==> run a: inputs <==
==> flow/design.v <==
`timescale 1ns/100ps
module cordic_stage(clk, x_i, y_i, z_i, x_o, y_o, z_o, arctan);
  parameter z_width = 12; 
  parameter iter_width = 17;  	 
  parameter i=0;  		 
  input signed [z_width:0] arctan;
  input clk;
  input signed [iter_width:0] x_i, y_i;
  input signed [z_width:0] z_i;
  output [iter_width:0] x_o, y_o;
  output [z_width:0] z_o;
  reg d;
  reg signed [iter_width:0] x_o, x_next;
  reg signed [iter_width:0] y_o, y_next;
  reg signed [z_width:0] z_o, z_next;
  always @ (posedge clk)
    begin
      x_o <= x_next;
      y_o <= y_next;
      z_o <= z_next; 
    end
  always @(*)
    begin    
      d = (z_i[11] == 0) ? 0 : 1;
      if(d == 0) begin
        x_next = x_i - (y_i >>> i);
        y_next = y_i + (x_i >>> i);
        z_next = z_i - arctan;
      end
      else begin
        x_next = x_i + (y_i >>> i);
        y_next = y_i - (x_i >>> i);
        z_next = z_i + arctan;
      end
  end
endmodule
`timescale 1ns/100ps
module cordic_pipelined(clk, z0, xn, yn);
  parameter z_width = 12; 
  parameter iter_width = 17;   
  input clk;
  input signed [z_width:0] z0;
  output reg signed [iter_width:0] xn, yn;
  parameter N = 10;  
  reg [(N-1):0] d;
  wire signed [iter_width:0] x [N:0];
  wire signed [iter_width:0] y [N:0];
  wire signed [z_width:0] z [N:0];
  reg signed [z_width:0] z_start;
  assign x[0] = 'b01_0011_0110_1110_1001;   
  assign y[0] = 0;
  assign z[0] = z_start;
  reg [(N-1):0] flip;
  wire flip_in;
  assign flip_in = ((z0[z_width]==1) && (z0 < 'h1A60)) || 
   	((z0[z_width]==0) && (z0 > 'h05A0));    
  always @ (posedge clk)
    flip <= {flip[(N-2):0], flip_in};
  always @ (flip, x[N], y[N]) begin
    if (flip[N-1]) begin    
  	xn = ~( x[N]-1 );  
	yn = ~( y[N]-1 );  
    end
    else begin		 
	xn = x[N];	 
	yn = y[N];	 
    end
  end
  always @ (z0) begin
    if (((z0[z_width]==1) && (z0 < 'h1A60)) || 
   	((z0[z_width]==0) && (z0 > 'h05A0))) begin    
	if (z0[z_width] == 1) begin 			 
	    z_start = z0 + 'hB40; 	   
	end
	else begin
	    z_start = z0 - 'hB40;	   
	end
    end
    else begin
	z_start = z0; 
    end
  end
  wire signed [z_width:0] arctan [(N-1):0];
  assign arctan[0] = 'b0_0010_1101_0000;  
  assign arctan[1] = 'b0_0001_1010_1001;  
  assign arctan[2] = 'b0_0000_1110_0000;  
  assign arctan[3] = 'b0_0000_0111_0010;  
  assign arctan[4] = 'b0_0000_0011_1001;  
  assign arctan[5] = 'b0_0000_0001_1100;  
  assign arctan[6] = 'b0_0000_0000_1110;  
  assign arctan[7] = 'b0_0000_0000_0111;  
  assign arctan[8] = 'b0_0000_0000_0011;  
  assign arctan[9] = 'b0_0000_0000_0001;  
  genvar i;
  generate
    for(i=0; i<N; i=i+1)
      begin: stage_generate
        cordic_stage #(.i(i)) stage_i
        (
          .clk(clk), 
          .x_i(x[i]), .x_o(x[i+1]), 
          .y_i(y[i]), .y_o(y[i+1]), 
          .z_i(z[i]), .z_o(z[i+1]),
          .arctan(arctan[i])
        );
      end
  endgenerate
endmodule
==> flow/run.sh <==
#!/bin/bash
# the make line also repeats each setting of config.mk as NAME=value (left out here)
make -C /OpenROAD-flow-scripts/flow DESIGN_CONFIG=/design/flow/config.mk WORK_HOME=/design/flow/orfs CLKGATE_MAP_FILE= finish
==> flow/config.mk <==
export PLATFORM = sky130hd
export DESIGN_NAME = cordic_pipelined
export DESIGN_NICKNAME = cordic_pipelined
export VERILOG_FILES = /design/flow/design.v
export SDC_FILE = /design/flow/constraint.sdc
export NUM_CORES = 4
export LEC_CHECK = 0
export CAP_MARGIN = 10
export CELL_PAD_IN_SITES_DETAIL_PLACEMENT = 2
export CELL_PAD_IN_SITES_GLOBAL_PLACEMENT = 1
export CORE_ASPECT_RATIO = 0.82
export CORE_MARGIN = 2
export CORE_UTILIZATION = 70
export CTS_CLUSTER_SIZE = 59
export GPL_ROUTABILITY_DRIVEN = 1
export GPL_TIMING_DRIVEN = 0
export MIN_ROUTING_LAYER = met2
export PLACE_DENSITY_LB_ADDON = 0.17
export SETUP_SLACK_MARGIN = 0.64
export SLEW_MARGIN = 35
==> flow/constraint.sdc <==
create_clock -name core_clock -period 6.71 [get_ports {clk}]
set_input_delay 1.3420 -clock core_clock [delete_from_list [all_inputs] [get_ports {clk}]]
set_output_delay 1.3420 -clock core_clock [all_outputs]
set_load 0.01 [all_outputs]
==> run b (differences from run a) <==
CAP_MARGIN = 20   (was 10)
CELL_PAD_IN_SITES_DETAIL_PLACEMENT = not set   (was 2)
CELL_PAD_IN_SITES_GLOBAL_PLACEMENT = not set   (was 1)
CORE_ASPECT_RATIO = not set   (was 0.82)
CORE_UTILIZATION = 31   (was 70)
CTS_CLUSTER_SIZE = not set   (was 59)
GPL_ROUTABILITY_DRIVEN = not set   (was 1)
GPL_TIMING_DRIVEN = not set   (was 0)
MIN_ROUTING_LAYER = not set   (was met2)
PLACE_DENSITY_LB_ADDON = not set   (was 0.17)
SETUP_SLACK_MARGIN = not set   (was 0.64)
SLEW_MARGIN = 20   (was 35)
==> flow/constraint.sdc (replaced) <==
create_clock -name core_clock -period 4.25 [get_ports {clk}]
set_input_delay 0.8500 -clock core_clock [delete_from_list [all_inputs] [get_ports {clk}]]
set_output_delay 0.8500 -clock core_clock [all_outputs]
set_load 0.01 [all_outputs]
==> run c (differences from run a) <==
CAP_MARGIN = 20   (was 10)
CELL_PAD_IN_SITES_DETAIL_PLACEMENT = not set   (was 2)
CELL_PAD_IN_SITES_GLOBAL_PLACEMENT = not set   (was 1)
CORE_ASPECT_RATIO = not set   (was 0.82)
CORE_UTILIZATION = 40   (was 70)
CTS_CLUSTER_DIAMETER = 150   (was not set)
CTS_CLUSTER_SIZE = not set   (was 59)
GPL_ROUTABILITY_DRIVEN = not set   (was 1)
GPL_TIMING_DRIVEN = not set   (was 0)
HOLD_SLACK_MARGIN = 0.21   (was not set)
MIN_ROUTING_LAYER = not set   (was met2)
PLACE_DENSITY = 0.36   (was not set)
PLACE_DENSITY_LB_ADDON = not set   (was 0.17)
SETUP_SLACK_MARGIN = not set   (was 0.64)
SLEW_MARGIN = 20   (was 35)
==> flow/constraint.sdc (replaced) <==
create_clock -name core_clock -period 5.0 [get_ports {clk}]
set_input_delay 1.0000 -clock core_clock [delete_from_list [all_inputs] [get_ports {clk}]]
set_output_delay 1.0000 -clock core_clock [all_outputs]
set_load 0.01 [all_outputs]
==> qor summary <==
quantity                                                                     run c                             run b                         run a
Run status                                                 complete, no violations           complete, no violations                did not finish
Stage where the flow stopped                                                     -                                 -  global placement without I/O
Area growth syn-to-layout                                                    11.7%                             12.8%                             -
Placer's final routability congestion estimate                               0.837                             0.856                             -
Launch point of the worst path                    stage_generate[9].stage_i.y_o[4]  stage_generate[9].stage_i.y_o[4]                             -
Count of filler cells inserted in the layout                                  7105                              9448                             -
Buffer count from post-CTS setup fixing                                          0                                 0                             -
Hpwl dp                                                                   58200 um                          49500 um                             -
Tightest slew margin relative to the limit                                   43.8%                             49.8%                             -
Crit share post-route                                                        81.9%                             94.2%                             -
Post-Route Skew                                                          0.0257 ns                         0.0227 ns                             -
First drt pass iteration count                                                   5                                 5                             -
Logic area                                                             19300 sq um                       19300 sq um                             -
Worst-Margin Slew                                                         0.842 ns                          0.741 ns                             -
Met1 routing resource usage after global routing                             25.2%                             15.1%                             -
Core area                                                              71400 sq um                       91800 sq um                   40700 sq um
Count of flip-flops and latches                                                426                               426                             -
